## PWM_duty_cycle
module PWM_duty_cycle (
    input clk,            
    input rst,            
    input pwm_in,         
    output reg [7:0] duty_cycle   
);
Size: about 5600 cells after synthesis, ~42 flip-flops, ~11 I/O pins, about 40000 um2 of cells after synthesis.
clock: 46.2 ns
lec_check: 0
abc_area: 0
cap_margin: 15
core_margin: 2
core_utilization: 72
cts_cluster_diameter: 75
cts_cluster_size: 72
hold_slack_margin: -0.1
setup_slack_margin: 3.08
slew_margin: 20
run.sh (not shown) runs the stock make flow with config.mk's settings and CLKGATE_MAP_FILE=.
The starting point aborted during detailed placement (3_5_place_dp) on DPL-0038.
==> next run, changes <==
- ABC_AREA: 0 -> default
- CAP_MARGIN: 15 -> 20
- CORE_UTILIZATION: 72 -> 65
- CTS_CLUSTER_DIAMETER: 75 -> default
- CTS_CLUSTER_SIZE: 72 -> default
- HOLD_SLACK_MARGIN: -0.1 -> default
- MAX_ROUTING_LAYER: default -> met4
- SETUP_SLACK_MARGIN: 3.08 -> default
- clock period: 46.2 -> 84.0 ns (I/O delays scaled with it)
The new run finished but failed the layout checks on setup timing.
Die area goes up by about 10%.
Synthesized cell count does not change.
Synthesized area is unchanged.
==> next run, changes <==
- ABC_AREA: default -> 1
- CTS_CLUSTER_DIAMETER: default -> 363
- CTS_CLUSTER_SIZE: default -> 98
- MAX_ROUTING_LAYER: met4 -> default
- PLACE_DENSITY: default -> 0.36
- clock period: 84.0 -> 52.7 ns (I/O delays scaled with it)
Effect: The new run aborted during clock tree synthesis (4_1_cts) with DPL-0038. Die area rose by 5.6%. Area after synthesis climbs by 5.7%. Synthesized cell count went up by 27%.
==> next run, changes <==
- CELL_PAD_IN_SITES_DETAIL_PLACEMENT: default -> 2
- CORE_UTILIZATION: 65 -> 40
- CTS_CLUSTER_DIAMETER: 363 -> default
- CTS_CLUSTER_SIZE: 98 -> default
- MAX_ROUTING_LAYER: default -> met4
- PLACE_DENSITY: 0.36 -> default
- clock period: 52.7 -> 154.0 ns (I/O delays scaled with it)
- The new run aborted during detailed placement (3_5_place_dp) with DPL-0033
- die size increases by 61%
- synthesized area does not change
- synthesized cell count is unchanged

---

Setup of job 2282:
The RTL this note starts from:
==> flow/design.v <==
module PWM_duty_cycle (
    input clk,            
    input rst,            
    input pwm_in,         
    output reg [7:0] duty_cycle   
);
    reg [15:0] high_count, total_count;   
    reg pwm_prev;        
    reg update_flag;     
    reg first_period;    
    always @(posedge clk or posedge rst) begin
        if (rst) begin
            high_count <= 0;
            total_count <= 0;
            duty_cycle <= 0;
            pwm_prev <= 0;
            update_flag <= 0;
            first_period <= 1;   
        end else begin
            total_count <= total_count + 1;
            if (pwm_in) high_count <= high_count + 1;
            if (pwm_prev && ~pwm_in) begin
                if (!first_period && total_count > 0) begin
                    duty_cycle <= (high_count * 100) / total_count;   
                end
                first_period <= 0;   
                high_count <= 0;
                total_count <= 0;
            end
            pwm_prev <= pwm_in;   
        end
    end
endmodule
clock: 179.0 ns
lec_check: 0
cap_margin: 20
cell_pad_in_sites_detail_placement: 1
cell_pad_in_sites_global_placement: 2
core_aspect_ratio: 0.66
core_margin: 2
core_utilization: 52
cts_cluster_size: 65
gpl_routability_driven: 0
min_routing_layer: met2
place_density_lb_addon: 0.09
setup_slack_margin: 0.82
slew_margin: 20
Tool error FLW-0024 stopped job 2282 during global placement without I/O (3_1_place_gp_skip_io); no final results.
[inputs] job 6803 vs job 2282
==> flow/config.mk <==
export PLATFORM = sky130hd
export DESIGN_NAME = PWM_duty_cycle
export DESIGN_NICKNAME = PWM_duty_cycle
export VERILOG_FILES = /design/flow/design.v
export SDC_FILE = /design/flow/constraint.sdc
export NUM_CORES = 4
export LEC_CHECK = 0
export CAP_MARGIN = 20
export CORE_MARGIN = 2
export CORE_UTILIZATION = 40
export SETUP_SLACK_MARGIN = 4.88
export SLEW_MARGIN = 20
==> flow/constraint.sdc <==
create_clock -name core_clock -period 104.0 [get_ports {clk}]
set_input_delay 20.8000 -clock core_clock [delete_from_list [all_inputs] [get_ports {clk}]]
set_output_delay 20.8000 -clock core_clock [all_outputs]
set_load 0.01 [all_outputs]
Notes after the runs:
Re post-synthesis compound-gate area fraction: no difference whatsoever between job 2282 and job 6803. As far as post-synthesis instance area goes, job 6803 and job 2282 are indistinguishable; the numbers are identical. Diff job 6803 and job 2282: die span in x higher in job 2282. Job 2282 -> job 6803: chip area from the yosys synthesis statistics delta 0, exact match. Reported for job 6803 and job 2282, number of register bits inferred by synthesis turned out identical to the last digit. Job 6803 -> job 2282: post-synthesis share of cell area spent on xor and xnor gates delta 0, exact match. Job 6803 | status: complete | timing, DRC, antenna: pass. Total core area: job 6803 and job 2282 compared, higher one is job 6803. Job 6803 vs. job 2282: die size higher; row count higher; vertical die dimension higher; starting utilization of the core area lower.
Relative to job 6803, the following input files were edited for job 7697:
--- a/flow/config.mk
+++ b/flow/config.mk
@@ -10,2 +10,4 @@
-export CORE_UTILIZATION = 40
-export SETUP_SLACK_MARGIN = 4.88
+export CORE_UTILIZATION = 70
+export CTS_CLUSTER_DIAMETER = 351
+export HOLD_SLACK_MARGIN = -0.1
+export MAX_ROUTING_LAYER = met4
==> flow/constraint.sdc <==
create_clock -name core_clock -period 84.0 [get_ports {clk}]
set_input_delay 16.8000 -clock core_clock [delete_from_list [all_inputs] [get_ports {clk}]]
set_output_delay 16.8000 -clock core_clock [all_outputs]
set_load 0.01 [all_outputs]
[summary]
Job 6803 and job 7697: one clean run, job 6803; the rest did not finish clean. Job 7697 had finished all stages when the layout checks came back failing, citing capacitance limit, slew limit, setup timing. Looking at number of detailed-routing iterations run before antenna repair, job 7697 sits 27 higher than job 6803 does. [job 7697] routed length on met1 fell 6500 um relative to job 6803. Delta (job 7697 minus job 6803): final count of pins violating max slew increased by 9 relative to the old numbers, total detailed-routing wirelength increased by about 21% relative to the old numbers, post-route standard cell area excluding fillers increased by 13% relative to the old numbers, final cell count increased by about 0.7% relative to the old numbers, area growth from synthesis to layout increased by 15 points relative to the old numbers. STATUS total core area: job 7697 wins against job 6803.
Relative to job 7697, the following input files were edited for job 117:
--- a/flow/config.mk
+++ b/flow/config.mk
@@ -10,5 +10,3 @@
-export CORE_UTILIZATION = 70
-export CTS_CLUSTER_DIAMETER = 351
-export HOLD_SLACK_MARGIN = -0.1
-export MAX_ROUTING_LAYER = met4
-export SLEW_MARGIN = 20
+export CORE_UTILIZATION = 68
+export SLEW_MARGIN = 5
+export TNS_END_PERCENT = 70
==> flow/constraint.sdc <==
create_clock -name core_clock -period 110.0 [get_ports {clk}]
set_input_delay 22.0000 -clock core_clock [delete_from_list [all_inputs] [get_ports {clk}]]
set_output_delay 22.0000 -clock core_clock [all_outputs]
set_load 0.01 [all_outputs]
Results
The post-layout instance count excluding filler cells reported for job 117 is smaller than that of job 7697 by 11%.
Sequential share of layout area (job 117 over job 7697): increase, 0.46 points
Of job 7697 and job 117, only job 117 finishes the flow clean.
The faster design of the two is job 7697; job 117 tops out lower.
Between job 7697 and job 117, the flow reports buffer count excluding the clock tree in the final layout decreasing by more than half.
Job 117 ends up with a worst hold slack across all endpoints that is 33 ps lower than in job 7697.
Summary — end-of-flow core utilization, job 117 relative to job 7697: lower, by 18 points.
The run with more setup slack is job 117; job 7697 has less.
For job 7901, these inputs were changed with respect to job 117:
--- a/flow/config.mk
+++ b/flow/config.mk
@@ -8,0 +9,2 @@
+export CELL_PAD_IN_SITES_GLOBAL_PLACEMENT = 2
+export CORE_ASPECT_RATIO = 0.73
@@ -11,2 +13,4 @@
-export SLEW_MARGIN = 5
-export TNS_END_PERCENT = 70
+export PLACE_DENSITY_LB_ADDON = 0.05
+export SETUP_SLACK_MARGIN = -2.0
+export SLEW_MARGIN = 15
+export TNS_END_PERCENT = 45
--- outcome ---
Diff job 117..job 7901 | area share of fa/ha/maj cells after synthesis | unchanged. Per the comparison of job 7901 with job 117, area enclosed by the die boundary stayed essentially flat; number of rows in the core area fell by 13; core outline area stayed essentially flat; vertical extent of the die fell by 14%; width of the die rose by about 17%. Job 117 -> job 7901: multiplexer area fraction after synthesis delta 0, exact match. Job 7901 and job 117 ended up with nearly the same synthesized area. Job 7901 did not finish: a tool error stopped it during global placement without I/O (3_1_place_gp_skip_io).

---

Starts from the design.v that is shown in full above.
==> flow/config.mk <==
export PLATFORM = sky130hd
export DESIGN_NAME = PWM_duty_cycle
export DESIGN_NICKNAME = PWM_duty_cycle
export VERILOG_FILES = /design/flow/design.v
export SDC_FILE = /design/flow/constraint.sdc
export NUM_CORES = 4
export LEC_CHECK = 0
export CAP_MARGIN = 20
export CORE_MARGIN = 7
export CORE_UTILIZATION = 40
export CTS_CLUSTER_DIAMETER = 92
export CTS_CLUSTER_SIZE = 90
export PLACE_DENSITY_LB_ADDON = 0.0
export SLEW_MARGIN = 20
export TNS_END_PERCENT = 15
==> flow/constraint.sdc <==
create_clock -name core_clock -period 110.0 [get_ports {clk}]
set_input_delay 22.0000 -clock core_clock [delete_from_list [all_inputs] [get_ports {clk}]]
set_output_delay 22.0000 -clock core_clock [all_outputs]
set_load 0.01 [all_outputs]
The baseline completed without violations.
==> next run, changes <==
==> flow/config.mk (replaced) <==
export PLATFORM = sky130hd
export DESIGN_NAME = PWM_duty_cycle
export DESIGN_NICKNAME = PWM_duty_cycle
export VERILOG_FILES = /design/flow/design.v
export SDC_FILE = /design/flow/constraint.sdc
export NUM_CORES = 4
export LEC_CHECK = 0
export CAP_MARGIN = 20
export CORE_ASPECT_RATIO = 0.5
export CORE_MARGIN = 2
export CORE_UTILIZATION = 32
export CTS_CLUSTER_DIAMETER = 248
export CTS_CLUSTER_SIZE = 10
export PLACE_DENSITY_LB_ADDON = 0.05
export SLEW_MARGIN = 20
export TNS_END_PERCENT = 10
Worst setup slack degrades by 0.50 ns.
Synthesized area stays the same.
Cell count rose by 5.4%.
Routed wire length rose by 4.9%.
Non-clock buffer count fell by 14.
Synthesized cell count is unchanged.
Count of clock-buffer cells in the layout rose by 1.
Utilization fell by 8.3 points.
Global-route usage fell by 2.5 points.
Sequential cell count is unchanged.
==> next run, changes <==
==> flow/config.mk (replaced) <==
export PLATFORM = sky130hd
export DESIGN_NAME = PWM_duty_cycle
export DESIGN_NICKNAME = PWM_duty_cycle
export VERILOG_FILES = /design/flow/design.v
export SDC_FILE = /design/flow/constraint.sdc
export NUM_CORES = 4
export LEC_CHECK = 0
export CAP_MARGIN = 20
export CORE_MARGIN = 2
export CORE_UTILIZATION = 71
export PLACE_DENSITY = 0.63
export SLEW_MARGIN = 20
After rerunning: Maximum frequency went down slightly. Critical path depth went down by 6. Via count went up by a few percent. Clock skew went down by 0.011 ns. Worst setup slack is worse by 0.63 ns. Synthesized cell count does not change. Global-route usage went up by 21 points.

---

RTL: the design.v shown in full above, as it stands there.
==> flow/config.mk <==
export PLATFORM = sky130hd
export DESIGN_NAME = PWM_duty_cycle
export DESIGN_NICKNAME = PWM_duty_cycle
export VERILOG_FILES = /design/flow/design.v
export SDC_FILE = /design/flow/constraint.sdc
export NUM_CORES = 4
export LEC_CHECK = 0
export ABC_AREA = 1
export CAP_MARGIN = 20
export CELL_PAD_IN_SITES_DETAIL_PLACEMENT = 0
export CELL_PAD_IN_SITES_GLOBAL_PLACEMENT = 0
export CORE_MARGIN = 2
export CORE_UTILIZATION = 71
export CTS_CLUSTER_SIZE = 50
export MIN_ROUTING_LAYER = met1
export PLACE_DENSITY_LB_ADDON = 0.29
export SETUP_SLACK_MARGIN = 4.86
export SLEW_MARGIN = 20
==> flow/constraint.sdc <==
create_clock -name core_clock -period 41.1 [get_ports {clk}]
set_input_delay 8.2200 -clock core_clock [delete_from_list [all_inputs] [get_ports {clk}]]
set_output_delay 8.2200 -clock core_clock [all_outputs]
set_load 0.01 [all_outputs]
The starting point died in detailed placement (3_5_place_dp).
Then changed:
Settings changed: ABC_AREA 1 to unset, CELL_PAD_IN_SITES_DETAIL_PLACEMENT 0 to unset, CELL_PAD_IN_SITES_GLOBAL_PLACEMENT 0 to unset, CORE_UTILIZATION 71 to 40, CTS_CLUSTER_SIZE 50 to unset, MIN_ROUTING_LAYER met1 to unset, PLACE_DENSITY_LB_ADDON 0.29 to unset, SETUP_SLACK_MARGIN 4.86 to unset.
Clock period 41.1 ns to 110.0 ns, I/O delays scaled along.
With this change the flow produced a clean layout; area after synthesis falls by 5.4%; die area grows by 67%; synthesized cell count falls by 21%.
Then changed:
Settings changed: CORE_ASPECT_RATIO set to 0.5, CORE_UTILIZATION 40 to 66, TNS_END_PERCENT set to 10.
Wire length fell by 2.8%.
Cell area falls by 1.3%.

---

RTL: the design.v shown in full above, as it stands there.
clock: 86.4 ns
lec_check: 0
cap_margin: 20
cell_pad_in_sites_detail_placement: 0
cell_pad_in_sites_global_placement: 0
core_margin: 2
core_utilization: 72
cts_cluster_size: 43
max_routing_layer: met4
min_routing_layer: met1
place_density: 0.67
setup_slack_margin: 0.82
slew_margin: 20
The baseline completed, yet does not pass: capacitance limit, slew limit, setup timing.
Change:
- CORE_UTILIZATION: 72 -> 32
- CTS_CLUSTER_DIAMETER: unset -> 159
- GPL_TIMING_DRIVEN: unset -> 0
- MAX_ROUTING_LAYER: met4 -> unset
- PLACE_DENSITY: 0.67 -> unset
- PLACE_DENSITY_LB_ADDON: unset -> 0.09
- TNS_END_PERCENT: unset -> 35
- clock period: 86.4 -> 62.0 ns (I/O delays scaled with it)
- With this change the flow finished but fails on setup timing
- via count went down by 11%
- sequential share of layout area came out lower by 0.24 points
- final cell count goes up by about 20%
- global-route usage goes down by 28 points
- cell area increases by 13%
- clock skew rose by 0.0060 ns
- die area climbs by 120%
- wire length goes down by 3.1%
Change:
- CORE_UTILIZATION: 32 -> 37
- CTS_CLUSTER_DIAMETER: 159 -> unset
- GPL_TIMING_DRIVEN: 0 -> unset
- TNS_END_PERCENT: 35 -> unset
The changed run completed, yet does not pass: setup timing.
Count of clock-buffer cells in the layout stays the same.
Global-route usage rose by 6.5 points.
Worst setup slack gets better by 9.6 ns.
Die area fell by 13%.
Via count rose by 16%.
Area after synthesis stays the same.
Worst hold slack gets better by 0.0091 ns.
Synthesized cell count stays the same.
Change:
- CELL_PAD_IN_SITES_DETAIL_PLACEMENT: 0 -> unset
- CELL_PAD_IN_SITES_GLOBAL_PLACEMENT: 0 -> unset
- CORE_UTILIZATION: 37 -> 63
- CTS_CLUSTER_SIZE: 43 -> unset
- MIN_ROUTING_LAYER: met1 -> unset
- PLACE_DENSITY_LB_ADDON: 0.09 -> unset
- SETUP_SLACK_MARGIN: 0.82 -> unset
- clock period: 62.0 -> 111.0 ns (I/O delays scaled with it)
With this change the flow produced a clean layout.
Non-clock buffer count went down by 3092.
Global-route usage went up by 8.6 points.
Maximum frequency went down by 17%.
Change:
- ABC_AREA: unset -> 1
- CORE_UTILIZATION: 63 -> 69
- CTS_CLUSTER_SIZE: unset -> 72
- clock period: 111.0 -> 46.2 ns (I/O delays scaled with it)
Result: Now the flow did not get past detailed placement, error DPL-0038; die size came out lower by a few percent; area after synthesis came out higher by a few percent; synthesized cell count came out higher by a quarter to a third.
Change:
- CAP_MARGIN: 20 -> 15
- CORE_UTILIZATION: 69 -> 72
- CTS_CLUSTER_DIAMETER: unset -> 361
- HOLD_SLACK_MARGIN: unset -> 0.29
- PLACE_DENSITY: unset -> 0.63
- SETUP_SLACK_MARGIN: unset -> 1.32
Result:
- The changed run failed in detailed placement
- synthesized area does not change
- die size came out lower by 4.1%
- synthesized cell count is unchanged

---

// PWM_duty_cycle: RTL as listed in full above, without the edits since
clock: 110.0 ns
lec_check: 0
cap_margin: 20
cell_pad_in_sites_global_placement: 2
core_aspect_ratio: 0.73
core_margin: 5
core_utilization: 19
gpl_timing_driven: 0
min_routing_layer: met2
place_density_lb_addon: 0.05
slew_margin: 15
tns_end_percent: 45
The first run ran to the end with no violations.
Rerun with:
Settings changed: CORE_ASPECT_RATIO 0.73 to 1.19, CORE_MARGIN 5 to 2, CORE_UTILIZATION 19 to 68, GPL_TIMING_DRIVEN 0 to not set, MIN_ROUTING_LAYER met2 to not set, PLACE_DENSITY_LB_ADDON 0.05 to 0.2, SETUP_SLACK_MARGIN set to -2.0, TNS_END_PERCENT 45 to 70.
Effect: With this change the flow did not get past global placement without I/O. Die size goes down by 72%. Synthesized cell count does not change. Synthesized area is unchanged.
Rerun with:
Settings changed: CELL_PAD_IN_SITES_GLOBAL_PLACEMENT 2 to not set, CORE_ASPECT_RATIO 1.19 to 1.72, CORE_UTILIZATION 68 to 45, GPL_ROUTABILITY_DRIVEN set to 0, PLACE_DENSITY_LB_ADDON 0.2 to 0.05, SETUP_SLACK_MARGIN -2.0 to not set, SLEW_MARGIN 15 to 20, TNS_END_PERCENT 70 to 10.
The new run finished clean.
Synthesized area does not change.
Synthesized cell count does not change.
Die area rose by well over a third.
Rerun with:
Settings changed: CELL_PAD_IN_SITES_GLOBAL_PLACEMENT set to 2, CORE_ASPECT_RATIO 1.72 to 0.73, CORE_MARGIN 2 to 9, CORE_UTILIZATION 45 to 52, CTS_CLUSTER_DIAMETER set to 53, GPL_ROUTABILITY_DRIVEN 0 to not set, GPL_TIMING_DRIVEN set to 0, MIN_ROUTING_LAYER set to met2, SLEW_MARGIN 20 to 15, TNS_END_PERCENT 10 to 45.
Effect: With this change the flow ended with an error in global placement without I/O; die size shrinks by 4.4%; synthesized area stays the same; synthesized cell count is unchanged.
